==> build 10: inputs <==
==> flow/design.v (excerpt) <==
module div_iter (
  input div_clk,
  input resetn,
  input div,
  input div_signed,
  input [31:0] x,
  input [31:0] y,
  output [31:0]s,
  output [31:0] r,
  output reg complete
  );
export LEC_CHECK = 0
export ABC_AREA = 1
export CAP_MARGIN = 15
export CELL_PAD_IN_SITES_DETAIL_PLACEMENT = 2
export CELL_PAD_IN_SITES_GLOBAL_PLACEMENT = 1
export CORE_MARGIN = 4
export CORE_UTILIZATION = 40
export CTS_CLUSTER_DIAMETER = 97
export CTS_CLUSTER_SIZE = 57
export GPL_ROUTABILITY_DRIVEN = 0
export PLACE_DENSITY_LB_ADDON = 0.28
export SETUP_SLACK_MARGIN = 0.46
export SLEW_MARGIN = 20
export TNS_END_PERCENT = 40
create_clock -name core_clock -period 2.95 [get_ports {div_clk}]
run.sh (not shown) runs the stock make flow with config.mk's settings and CLKGATE_MAP_FILE=.
==> trial 48 (differences from build 10) <==
==> flow/config.mk (replaced) <==
export PLATFORM = sky130hd
export DESIGN_NAME = div_iter
export DESIGN_NICKNAME = div_iter
export VERILOG_FILES = /design/flow/design.v
export SDC_FILE = /design/flow/constraint.sdc
export NUM_CORES = 4
export LEC_CHECK = 0
export ABC_AREA = 1
export CAP_MARGIN = 20
export CORE_MARGIN = 2
export CORE_UTILIZATION = 72
export CTS_CLUSTER_DIAMETER = 373
export CTS_CLUSTER_SIZE = 95
export PLACE_DENSITY = 0.38
export SLEW_MARGIN = 20
==> flow/constraint.sdc (replaced) <==
create_clock -name core_clock -period 1.71 [get_ports {div_clk}]
set_input_delay 0.3420 -clock core_clock [delete_from_list [all_inputs] [get_ports {div_clk}]]
set_output_delay 0.3420 -clock core_clock [all_outputs]
set_load 0.01 [all_outputs]
==> trial 21 (differences from build 10) <==
==> flow/config.mk (replaced) <==
export PLATFORM = sky130hd
export DESIGN_NAME = div_iter
export DESIGN_NICKNAME = div_iter
export VERILOG_FILES = /design/flow/design.v
export SDC_FILE = /design/flow/constraint.sdc
export NUM_CORES = 4
export LEC_CHECK = 0
export ABC_AREA = 1
export CAP_MARGIN = 20
export CORE_MARGIN = 2
export CORE_UTILIZATION = 72
export CTS_CLUSTER_DIAMETER = 205
export MAX_ROUTING_LAYER = met4
export PLACE_DENSITY = 0.37
export SLEW_MARGIN = 20
==> flow/constraint.sdc (replaced) <==
create_clock -name core_clock -period 3.42 [get_ports {div_clk}]
set_input_delay 0.6840 -clock core_clock [delete_from_list [all_inputs] [get_ports {div_clk}]]
set_output_delay 0.6840 -clock core_clock [all_outputs]
set_load 0.01 [all_outputs]
==> run notes <==
Flow results.

- The initial core utilization is 73.5%.
- The area enclosed by the die boundary is 17200 um^2.
- The flow did not finish.
- The first error in the log reads "[ERROR DPL-0038] Utilization greater than 100%, impossible to legalize".
- The overall die height is 131 um.
- The failing step is global routing (5_1_grt).
- Summing the areas of all and, or, nand and nor instances in the mapped netlist gives 32.2% of the synthesized area.
- The core region is 15900 um^2.
- The number of distinct library cells after synthesis is 49.
- The horizontal die size is 131 um.
- The standard-cell row count is 46.
- Of all flip-flops after synthesis, the portion carrying an async set or reset was 0%.
[end of results for trial 21]
==> run notes <==
Flow results.

- The run stopped with a tool error.
- The failing step is detailed placement (3_5_place_dp).
- The tool reported: "[ERROR DPL-0033] detailed placement checks failed during check placement".
- The initial core utilization is 40.6%.
- The fraction of registers with async set or reset after synthesis is 0%.
- The horizontal die size is 179 um.
- After floorplanning, the core was divided into 62 placement rows.
- Yosys mapped the design onto 49 distinct sky130hd cell types.
[end of results for build 10]
==> run notes <==
Flow results.

- The run stopped with a tool error.
- The failing step is detailed placement (3_5_place_dp).
- The tool reported: "[ERROR DPL-0038] Utilization greater than 100%, impossible to legalize".
- The simple-gate area share of the yosys netlist is 32.2%.
- The initial core utilization is 73.5%.
- In this run the full chip footprint comes out at 17200 um^2.
- In this run the horizontal extent of the chip is 131 um.
- The area share of fa/ha/maj cells after synthesis is 4.35%.
- The multiplexer fraction of the synthesized cell area is 0%.
- The area of the core is 15900 um^2.
- The fraction of registers with async set or reset after synthesis is 0%.
- The standard-cell row count is 46.
- The overall die height is 131 um.
[end of results for trial 48]

---

==> v30: inputs <==
==> flow/design.v <==
`timescale 1ns / 1ps
module div_iter (
  input div_clk,
  input resetn,
  input div,
  input div_signed,
  input [31:0] x,
  input [31:0] y,
  output [31:0]s,
  output [31:0] r,
  output reg complete
  );
  wire s_sign;
  wire r_sign;
  wire [31:0] x_abs;
  wire [31:0] y_abs;
  assign s_sign = div_signed ? (x[31] ^ y[31]) : 1'b0;
  assign r_sign = div_signed ? x[31] : 1'b0;
  assign x_abs  = div_signed ? (x[31] ? ~x + 32'd1 : x) : x;
  assign y_abs  = div_signed ? (y[31] ? ~y + 32'd1 : y) : y;
  wire [63:0] op_x_tmp;
  wire [32:0] op_x_high;
  wire        op_x_update;
  wire [32:0] sub_res;
  wire [31:0] r_tmp;
  wire [31:0] s_tmp1;
  reg  [63:0] op_x;
  reg  [32:0] op_y;
  reg  [5:0]  count;
  reg  [31:0] s_tmp;
  always @ ( posedge div_clk )
  begin
    if(!resetn)
    begin
      complete <= 1'b0;
      count    <= 6'd0;
      s_tmp    <= 32'd0;
    end
    else if(div&&!complete)
    begin
      if(count == 6'd0)
      begin
        op_x <= {32'd0,x_abs};
        op_y <= {1'b0,y_abs};
      end
      else if(op_x_update)
      begin
        op_x <= {sub_res,op_x_tmp[30:0]};
      end
      else if(!op_x_update)
        op_x <= op_x_tmp;
      count <= count == 6'd32 ? 6'd0 : count + 6'd1;
      complete <= count == 6'd32 ? 1'b1 : complete;
      s_tmp <= {s_tmp1[31:1],op_x_update};
    end
    else if(complete)
      complete <= 1'b0;
  end
assign s_tmp1 = (count == 6'd0) ? s_tmp : s_tmp << 1;
assign op_x_tmp = (count == 6'd0 || count == 6'd1) ? op_x : op_x << 1;
assign op_x_high = op_x_tmp[63:31];
assign sub_res = op_x_high + ~op_y + 1;
assign op_x_update = ~sub_res[32];
assign r_tmp = complete ? op_x[62:31] : 32'd0;
assign s = div_signed ? (s_sign ? ~s_tmp + 32'd1 : s_tmp) : s_tmp;
assign r = div_signed ? (r_sign ? ~r_tmp + 32'd1 : r_tmp) : r_tmp;
endmodule  
==> flow/run.sh <==
#!/bin/bash
# the make line also repeats each setting of config.mk as NAME=value (left out here)
make -C /OpenROAD-flow-scripts/flow DESIGN_CONFIG=/design/flow/config.mk WORK_HOME=/design/flow/orfs CLKGATE_MAP_FILE= finish
==> flow/config.mk <==
export PLATFORM = sky130hd
export DESIGN_NAME = div_iter
export DESIGN_NICKNAME = div_iter
export VERILOG_FILES = /design/flow/design.v
export SDC_FILE = /design/flow/constraint.sdc
export NUM_CORES = 4
export LEC_CHECK = 0
export ABC_AREA = 1
export CAP_MARGIN = 20
export CELL_PAD_IN_SITES_GLOBAL_PLACEMENT = 1
export CORE_ASPECT_RATIO = 0.5
export CORE_MARGIN = 2
export CORE_UTILIZATION = 48
export CTS_CLUSTER_SIZE = 45
export GPL_ROUTABILITY_DRIVEN = 1
export GPL_TIMING_DRIVEN = 1
export MIN_ROUTING_LAYER = met2
export PLACE_DENSITY = 0.4
export SETUP_SLACK_MARGIN = 1.2
export SLEW_MARGIN = 30
export TNS_END_PERCENT = 30
==> flow/constraint.sdc <==
create_clock -name core_clock -period 7.6 [get_ports {div_clk}]
set_input_delay 1.5200 -clock core_clock [delete_from_list [all_inputs] [get_ports {div_clk}]]
set_output_delay 1.5200 -clock core_clock [all_outputs]
set_load 0.01 [all_outputs]
==> v35: changes against v30 <==
- CELL_PAD_IN_SITES_GLOBAL_PLACEMENT: 1 -> 0
- CORE_ASPECT_RATIO: 0.5 -> 1.23
- CORE_UTILIZATION: 48 -> 72
- CTS_CLUSTER_SIZE: 45 -> 72
- GPL_ROUTABILITY_DRIVEN: 1 -> 0
- HOLD_SLACK_MARGIN: default -> 0.13
- MIN_ROUTING_LAYER: met2 -> default
- PLACE_DENSITY: 0.4 -> default
- PLACE_DENSITY_LB_ADDON: default -> 0.0
- SETUP_SLACK_MARGIN: 1.2 -> 0.56
- SLEW_MARGIN: 30 -> 20
- TNS_END_PERCENT: 30 -> 40
==> flow/constraint.sdc (replaced) <==
create_clock -name core_clock -period 2.09 [get_ports {div_clk}]
set_input_delay 0.4180 -clock core_clock [delete_from_list [all_inputs] [get_ports {div_clk}]]
set_output_delay 0.4180 -clock core_clock [all_outputs]
set_load 0.01 [all_outputs]
==> qor summary <==
	v35	v30
Fp_density	73.77%	48.80%
Mux share of post-synthesis cell area	0%	0%
Avg Inst Size Synth	6.663 um2	6.663 um2
Complex-gate fraction of the synthesized area	12.73%	12.73%
Fraction of synthesis flops using an asynchronous set or reset pin	0%	0%
Yosys Warn Count	1	1
Cell type with the highest aggregate area in the netlist	sky130_fd_sc_hd__edfxtp_1	sky130_fd_sc_hd__edfxtp_1
Area of the die	17250 um2	25660 um2
Synthesized-area fraction occupied by and/or/nand/nor cells	32.17%	32.17%
Primary FF master, synth	sky130_fd_sc_hd__edfxtp_1	sky130_fd_sc_hd__edfxtp_1
Flops out of synthesis	135	135
Distinct cell type count after synthesis	49	49
Xor+xnor area frac	7.803%	7.803%
Syn nets	1860	1860
X dimension of the die	118.8 um	224.5 um
Port Buf Inserts	132	132
Share of the synthesized area in the top cell type	24.69%	24.69%
Core region area	15830 um2	23920 um2
Count of flip-flops with a built-in enable after synthesis	96	96
Die Y	145.2 um	114.3 um
Post-Syn Instances	1752	1752
Area share of fa/ha/maj cells after synthesis	4.352%	4.352%
Rows	51	40
Result of the run	aborted with a tool error	no timing/DRC/antenna violations
Failing step	detailed placement (3_5_place_dp)	-
Number of top-level design ports	133	133
Top cell type by instance count after synthesis	sky130_fd_sc_hd__nand2_1	sky130_fd_sc_hd__nand2_1

---

==> zinc: inputs <==
// div_iter: RTL as listed in full above, without the edits since
Settings: LEC_CHECK=0, CAP_MARGIN=20, CORE_MARGIN=2, CORE_UTILIZATION=40, SLEW_MARGIN=20; clock period 5.0 ns.
==> amber (differences from zinc) <==
--- a/flow/config.mk
+++ b/flow/config.mk
@@ -7,5 +7,14 @@
 export LEC_CHECK = 0
+export ABC_AREA = 1
 export CAP_MARGIN = 20
+export CELL_PAD_IN_SITES_GLOBAL_PLACEMENT = 0
+export CORE_ASPECT_RATIO = 1.23
 export CORE_MARGIN = 2
-export CORE_UTILIZATION = 40
+export CORE_UTILIZATION = 70
+export CTS_CLUSTER_SIZE = 80
+export GPL_ROUTABILITY_DRIVEN = 0
+export GPL_TIMING_DRIVEN = 1
+export HOLD_SLACK_MARGIN = 0.29
+export PLACE_DENSITY_LB_ADDON = 0.15
 export SLEW_MARGIN = 20
+export TNS_END_PERCENT = 40
==> flow/constraint.sdc (replaced) <==
create_clock -name core_clock -period 4.49 [get_ports {div_clk}]
set_input_delay 0.8980 -clock core_clock [delete_from_list [all_inputs] [get_ports {div_clk}]]
set_output_delay 0.8980 -clock core_clock [all_outputs]
set_load 0.01 [all_outputs]
==> indigo (differences from zinc) <==
--- a/flow/config.mk
+++ b/flow/config.mk
@@ -9,3 +9,6 @@
 export CORE_MARGIN = 2
-export CORE_UTILIZATION = 40
+export CORE_UTILIZATION = 72
+export CTS_CLUSTER_DIAMETER = 202
+export CTS_CLUSTER_SIZE = 36
+export PLACE_DENSITY = 0.82
 export SLEW_MARGIN = 20
==> flow/constraint.sdc (replaced) <==
create_clock -name core_clock -period 4.13 [get_ports {div_clk}]
set_input_delay 0.8260 -clock core_clock [delete_from_list [all_inputs] [get_ports {div_clk}]]
set_output_delay 0.8260 -clock core_clock [all_outputs]
set_load 0.01 [all_outputs]
==> results.tsv <==
stage	metric	value	unit
routing	Via density	5.46	
run_status	status	no timing/DRC/antenna violations	
final_timing	RSZ-0062 raised after global routing	no	
clocking	post-CTS setup buffers	0	
synth	Chip Area, Yosys	0.0103	mm^2
power	Int Power	0.00255	W
worst_setup_path	flop2flop setup slack	0.37	ns
final_timing	final slew viol count	0	
power	largest power group	registers	
die	core footprint	0.0253	mm^2
cells_and_area	fin cells	1694	
power	peak supply drop	215	uV
routing	residual DRC count	0	
synth	post-synthesis mux area share	5.51	%
final_timing	setup slack after layout	0.373	ns
run	max-cap viol count	0	
(the above is from zinc)
==> results.tsv <==
stage	metric	value	unit
run_status	status	no timing/DRC/antenna violations	
die	core footprint	0.0164	mm^2
power	Int Power	0.00290	W
worst_setup_path	flop2flop setup slack	0.36	ns
final_timing	setup slack after layout	0.361	ns
run	max-cap viol count	0	
power	largest power group	combinational cells	
power	peak supply drop	290	uV
routing	Via density	5.61	
cells_and_area	fin cells	2099	
final_timing	final slew viol count	0	
(the above is from amber)
==> results.tsv <==
stage	metric	value	unit
synth	Cell Area, Synth	0.0103	mm^2
clocking	TritonCTS Buffers	17	
clocking	clk sink count	135	
synth	Chip Area, Yosys	0.0103	mm^2
run_status	Tool Error	[ERROR GRT-0232] Routing congestion too high. Check the congestion heatmap in the GUI.	
run_status	stage where the run ended	5_1_grt	
run_status	status	stopped before the end	
synth	top cells, area	edfxtp_1 28%, dfxtp_1 7.6%, nand2_1 6.3%	
die	core footprint	0.0139	mm^2
clocking	post-CTS setup buffers	8	
(the above is from indigo)

---

==> 10-10 <==
RTL: the design.v shown in full above, as it stands there.
Settings: LEC_CHECK=0, CAP_MARGIN=25, CELL_PAD_IN_SITES_DETAIL_PLACEMENT=2, CORE_MARGIN=2, CORE_UTILIZATION=40, CTS_CLUSTER_DIAMETER=338, GPL_ROUTABILITY_DRIVEN=0, SLEW_MARGIN=20, TNS_END_PERCENT=75; clock period 5.0 ns.
==> 09-27 (differences from 10-10) <==
==> flow/config.mk (replaced) <==
export PLATFORM = sky130hd
export DESIGN_NAME = div_iter
export DESIGN_NICKNAME = div_iter
export VERILOG_FILES = /design/flow/design.v
export SDC_FILE = /design/flow/constraint.sdc
export NUM_CORES = 4
export LEC_CHECK = 0
export CAP_MARGIN = 20
export CORE_MARGIN = 2
export CORE_UTILIZATION = 68
export CTS_CLUSTER_SIZE = 36
export SLEW_MARGIN = 20
==> flow/constraint.sdc (replaced) <==
create_clock -name core_clock -period 4.13 [get_ports {div_clk}]
set_input_delay 0.8260 -clock core_clock [delete_from_list [all_inputs] [get_ports {div_clk}]]
set_output_delay 0.8260 -clock core_clock [all_outputs]
set_load 0.01 [all_outputs]
==> qor summary <==
metric	10-10	09-27
DR WL/cell	33.12 um	19.25 um
Worst setup slack before clock tree synthesis	-0.1051 ns	-0.06992 ns
Class of the most critical setup path	in -> out	reg -> out
Total via count after detailed routing	11.57k	10.57k
R2R Path End	op_x[52]	op_x[60]
Status	failed layout checks	failed layout checks
Layout check failures	negative setup slack	negative setup slack
Global routing usage summed across all routing layers	37.22%	35.40%
Utilization after layout	50.71%	88.28%
Total tool warning count	28	31
Detail Route met2 WL	27.43 mm	14.16 mm
Worst setup path startpoint	div_signed	op_x[35]
Combinational Power Share	38.0%	37.3%
Via count of the first global-routing pass	11.96k	9194
Initial standard-cell utilization of the core	40.92%	68.75%
Met1 Wirelength	21.32 mm	12.63 mm
Int Pwr	2.633 mW	3.293 mW

---

==> quartz: inputs <==
// div_iter: RTL as listed in full above, without the edits since
make LEC_CHECK=0 CAP_MARGIN=20 CORE_MARGIN=2 CORE_UTILIZATION=53 SLEW_MARGIN=20 finish   # period 4.72 ns
==> yarrow (differences from quartz) <==
--- a/flow/config.mk
+++ b/flow/config.mk
@@ -7,5 +7,15 @@
 export LEC_CHECK = 0
+export ABC_AREA = 1
 export CAP_MARGIN = 20
+export CELL_PAD_IN_SITES_GLOBAL_PLACEMENT = 0
+export CORE_ASPECT_RATIO = 1.23
 export CORE_MARGIN = 2
-export CORE_UTILIZATION = 53
+export CORE_UTILIZATION = 69
+export CTS_CLUSTER_DIAMETER = 201
+export CTS_CLUSTER_SIZE = 80
+export GPL_ROUTABILITY_DRIVEN = 0
+export GPL_TIMING_DRIVEN = 1
+export HOLD_SLACK_MARGIN = 0.13
+export PLACE_DENSITY_LB_ADDON = 0.19
 export SLEW_MARGIN = 20
+export TNS_END_PERCENT = 40
==> flow/constraint.sdc (replaced) <==
create_clock -name core_clock -period 3.61 [get_ports {div_clk}]
set_input_delay 0.7220 -clock core_clock [delete_from_list [all_inputs] [get_ports {div_clk}]]
set_output_delay 0.7220 -clock core_clock [all_outputs]
set_load 0.01 [all_outputs]
==> sierra (differences from quartz) <==
--- a/flow/config.mk
+++ b/flow/config.mk
@@ -7,5 +7,12 @@
 export LEC_CHECK = 0
-export CAP_MARGIN = 20
+export ABC_AREA = 1
+export CAP_MARGIN = 10
+export CELL_PAD_IN_SITES_DETAIL_PLACEMENT = 2
+export CELL_PAD_IN_SITES_GLOBAL_PLACEMENT = 1
 export CORE_MARGIN = 2
-export CORE_UTILIZATION = 53
+export CORE_UTILIZATION = 40
+export CTS_CLUSTER_DIAMETER = 338
+export GPL_ROUTABILITY_DRIVEN = 0
+export PLACE_DENSITY_LB_ADDON = 0.28
 export SLEW_MARGIN = 20
+export TNS_END_PERCENT = 75
==> flow/constraint.sdc (replaced) <==
create_clock -name core_clock -period 2.95 [get_ports {div_clk}]
set_input_delay 0.5900 -clock core_clock [delete_from_list [all_inputs] [get_ports {div_clk}]]
set_output_delay 0.5900 -clock core_clock [all_outputs]
set_load 0.01 [all_outputs]
==> results <==
sierra ended with an error in detailed placement (DPL-0033). yarrow ran to the end with violations: negative setup slack. quartz passed the timing, DRC and antenna checks. In synthesized cell count, yarrow and sierra do not differ. Between yarrow and quartz, the lower sequential share of layout area is in yarrow (gap 3.7 points). Of quartz and yarrow, yarrow has the higher total power (gap 36%, measured against yarrow). Against quartz, the clock power of yarrow is larger by 34%. Between yarrow and quartz, the lower cell area is in quartz (gap 15%, measured against quartz). Between quartz and yarrow, the lower combinational power is in quartz (gap about 50%, measured against yarrow). Core utilization: quartz is lower than yarrow (22 points).
Power figures rest on the tool's default switching activity, not on a simulated workload.
